Setup of lagoon:
==> flow/design.v (excerpt) <==
module Cinema(input [17:0]SW, input clk, input rst, output reg [17:0]LEDR , input [3:0]KEY, output [7:0]HEX0,
			  output [7:0]HEX4, output [7:0]HEX5, output [7:0]HEX6, output [7:0]HEX7, output [7:0]HEX1, output [7:0]HEX2, output [7:0]HEX3);
Settings: LEC_CHECK=0, CAP_MARGIN=15, CORE_MARGIN=2, CORE_UTILIZATION=72, CTS_CLUSTER_DIAMETER=91, CTS_CLUSTER_SIZE=25, SETUP_SLACK_MARGIN=-0.8, SLEW_MARGIN=20; clock period 13.7 ns.
run.sh (not shown) runs the stock make flow with config.mk's settings and CLKGATE_MAP_FILE=.
Ran to the end and failed final checks on setup timing: lagoon.
## Diff of input files: harbor against lagoon
Settings: an added HOLD_SLACK_MARGIN of 0.29; a change of SETUP_SLACK_MARGIN from -0.8 to 0.72.
--- outcome ---
Layout checks on harbor: not met. Flow itself completed; violations: setup timing.
[lagoon] flow finished | final checks: failed | reasons: setup timing
harbor against lagoon: fraction of cell area in non-clock buffers comparable; design area comparable; final critical-path setup slack now smaller; peak fanout along the critical path comparable.
On core utilization of the finished layout, lagoon tracks harbor almost exactly.
--- input diff harbor..fjord ---
Settings: HOLD_SLACK_MARGIN no longer set, was 0.29; CAP_MARGIN now 20, was 15; SETUP_SLACK_MARGIN no longer set, was 0.72; CTS_CLUSTER_SIZE no longer set, was 25; CTS_CLUSTER_DIAMETER no longer set, was 91; CORE_UTILIZATION now 43, was 72; the clock period (ns, I/O delays scaled along) now 14.2, was 13.7.
### Flow results
As for a clean layout from harbor and fjord, there is none.
Finished layout cell area in fjord vs harbor: up about 1.3%
[compare] base=harbor new=fjord: total routed wirelength moved down; wire length of the first global-routing pass moved down.


## nickel
Cinema again, from the RTL that the note above started with.
export LEC_CHECK = 0
export ABC_AREA = 0
export CAP_MARGIN = 0
export CELL_PAD_IN_SITES_GLOBAL_PLACEMENT = 3
export CORE_MARGIN = 7
export CORE_UTILIZATION = 26
export MAX_ROUTING_LAYER = met5
export PLACE_DENSITY_LB_ADDON = 0.24
export SLEW_MARGIN = 20
export TNS_END_PERCENT = 80
create_clock -name core_clock -period 19.9 [get_ports {clk}]
## Diff of input files: xenon against nickel
--- a/flow/config.mk
+++ b/flow/config.mk
@@ -8 +8 @@
-export ABC_AREA = 0
+export ABC_AREA = 1
@@ -11 +11 @@
-export CORE_MARGIN = 7
+export CORE_MARGIN = 10
@@ -13 +13,2 @@
-export MAX_ROUTING_LAYER = met5
+export CTS_CLUSTER_DIAMETER = 134
+export MAX_ROUTING_LAYER = met4
@@ -16 +17 @@
-export TNS_END_PERCENT = 80
+export TNS_END_PERCENT = 40
Results
- nickel reports its cell with the largest stage delay on the worst path as sky130_fd_sc_hd__or3b_2 while xenon reports sky130_fd_sc_hd__clkdlybuf4s50_1.
- Going from nickel to xenon, data-path buffer share of cell area in the final layout shrinks by 1.1 points.
- Measured against each other, nickel and xenon differ in chip area estimate from yosys synthesis, the higher figure coming from nickel.
- Any difference in total global-route track usage between xenon and nickel is small enough to ignore.
Changes in yarrow relative to xenon:
--- a/flow/config.mk
+++ b/flow/config.mk
@@ -8 +8 @@
-export ABC_AREA = 1
+export ABC_AREA = 0
@@ -11 +11 @@
-export CORE_MARGIN = 10
+export CORE_MARGIN = 7
@@ -13,3 +13,5 @@
-export CTS_CLUSTER_DIAMETER = 134
-export MAX_ROUTING_LAYER = met4
-export PLACE_DENSITY_LB_ADDON = 0.24
+export CTS_CLUSTER_DIAMETER = 323
+export CTS_CLUSTER_SIZE = 94
+export GPL_ROUTABILITY_DRIVEN = 0
+export MAX_ROUTING_LAYER = met5
+export PLACE_DENSITY_LB_ADDON = 0.12
@@ -17 +19 @@
-export TNS_END_PERCENT = 40
+export TNS_END_PERCENT = 5
Notes after the runs:
Delta(wire length on met2, yarrow - xenon) > 0
The critical path endpoint comes out valorInserido[24] in one run and trocoFeito[0] in the other, namely in xenon and yarrow respectively.
yarrow against xenon: via count has increased; total die size has decreased; mapped cell area has increased.
Compared with xenon, yarrow shows a higher first-pass GRT wire length.
Changes in amber relative to yarrow:
==> flow/config.mk <==
export PLATFORM = sky130hd
export DESIGN_NAME = Cinema
export DESIGN_NICKNAME = Cinema
export VERILOG_FILES = /design/flow/design.v
export SDC_FILE = /design/flow/constraint.sdc
export NUM_CORES = 4
export LEC_CHECK = 0
export CAP_MARGIN = 20
export CORE_MARGIN = 2
export CORE_UTILIZATION = 72
export PLACE_DENSITY_LB_ADDON = 0.01
export SLEW_MARGIN = 20
==> flow/constraint.sdc <==
create_clock -name core_clock -period 14.3 [get_ports {clk}]
set_input_delay 2.8600 -clock core_clock [delete_from_list [all_inputs] [get_ports {clk}]]
set_output_delay 2.8600 -clock core_clock [all_outputs]
set_load 0.01 [all_outputs]
--- outcome ---
Re final design instance area without fill: yarrow and amber aren't equal, and the higher value belongs to amber. amber vs. yarrow: count of inserted tapcells decreased 549, largest driver fanout on the critical path now sits lower, final-layout clock-cell area share decreased 0.26 points, full die area shows a reduction of 50000 um^2. | amber | all stages done | FAIL | negative setup slack |. Number of diodes delta for amber relative to yarrow: 7 higher. Re hold slack: yarrow and amber aren't equal, and the higher value belongs to amber.


Cinema again, from the RTL that the note above started with.
Settings: LEC_CHECK=0, ABC_AREA=1, CAP_MARGIN=20, CORE_MARGIN=2, CORE_UTILIZATION=71, CTS_CLUSTER_DIAMETER=326, CTS_CLUSTER_SIZE=100, HOLD_SLACK_MARGIN=0.27, PLACE_DENSITY_LB_ADDON=0.29, SETUP_SLACK_MARGIN=1.69, SLEW_MARGIN=20, TNS_END_PERCENT=10; clock period 20.0 ns.
The baseline produced a clean layout.
Rerun with:
CORE_UTILIZATION = 62   (was 71)
CTS_CLUSTER_DIAMETER = not set   (was 326)
CTS_CLUSTER_SIZE = 98   (was 100)
HOLD_SLACK_MARGIN = not set   (was 0.27)
PLACE_DENSITY_LB_ADDON = not set   (was 0.29)
SETUP_SLACK_MARGIN = not set   (was 1.69)
TNS_END_PERCENT = not set   (was 10)
clock period = 10.8 ns   (was 20.0 ns; I/O delays follow)
=> Now the flow produced a layout that fails on negative setup slack. Flip-flop count does not change. Via count barely changes. Routed wire length rises by 0.59%. Synthesized cell count is unchanged.
Rerun with:
CORE_UTILIZATION = 72   (was 62)
CTS_CLUSTER_SIZE = 72   (was 98)
PLACE_DENSITY_LB_ADDON = 0.01   (was not set)
SETUP_SLACK_MARGIN = 3.27   (was not set)
clock period = 11.6 ns   (was 10.8 ns; I/O delays follow)
- The new run failed in 5_1_grt
- die size is lower by roughly a tenth
- synthesized area is unchanged
- synthesized cell count is unchanged
Rerun with:
CTS_CLUSTER_DIAMETER = 233   (was not set)
CTS_CLUSTER_SIZE = 73   (was 72)
SETUP_SLACK_MARGIN = not set   (was 3.27)
clock period = 14.3 ns   (was 11.6 ns; I/O delays follow)
What happened:
- The changed run ended with an error in 5_1_grt on GRT-0232
- die area does not change
- synthesized area does not change
- synthesized cell count does not change
Rerun with:
CTS_CLUSTER_DIAMETER = 244   (was 233)
CTS_CLUSTER_SIZE = 79   (was 73)
Outcome: The changed run failed in 5_1_grt; synthesized area is unchanged; die size stays the same; synthesized cell count stays the same.
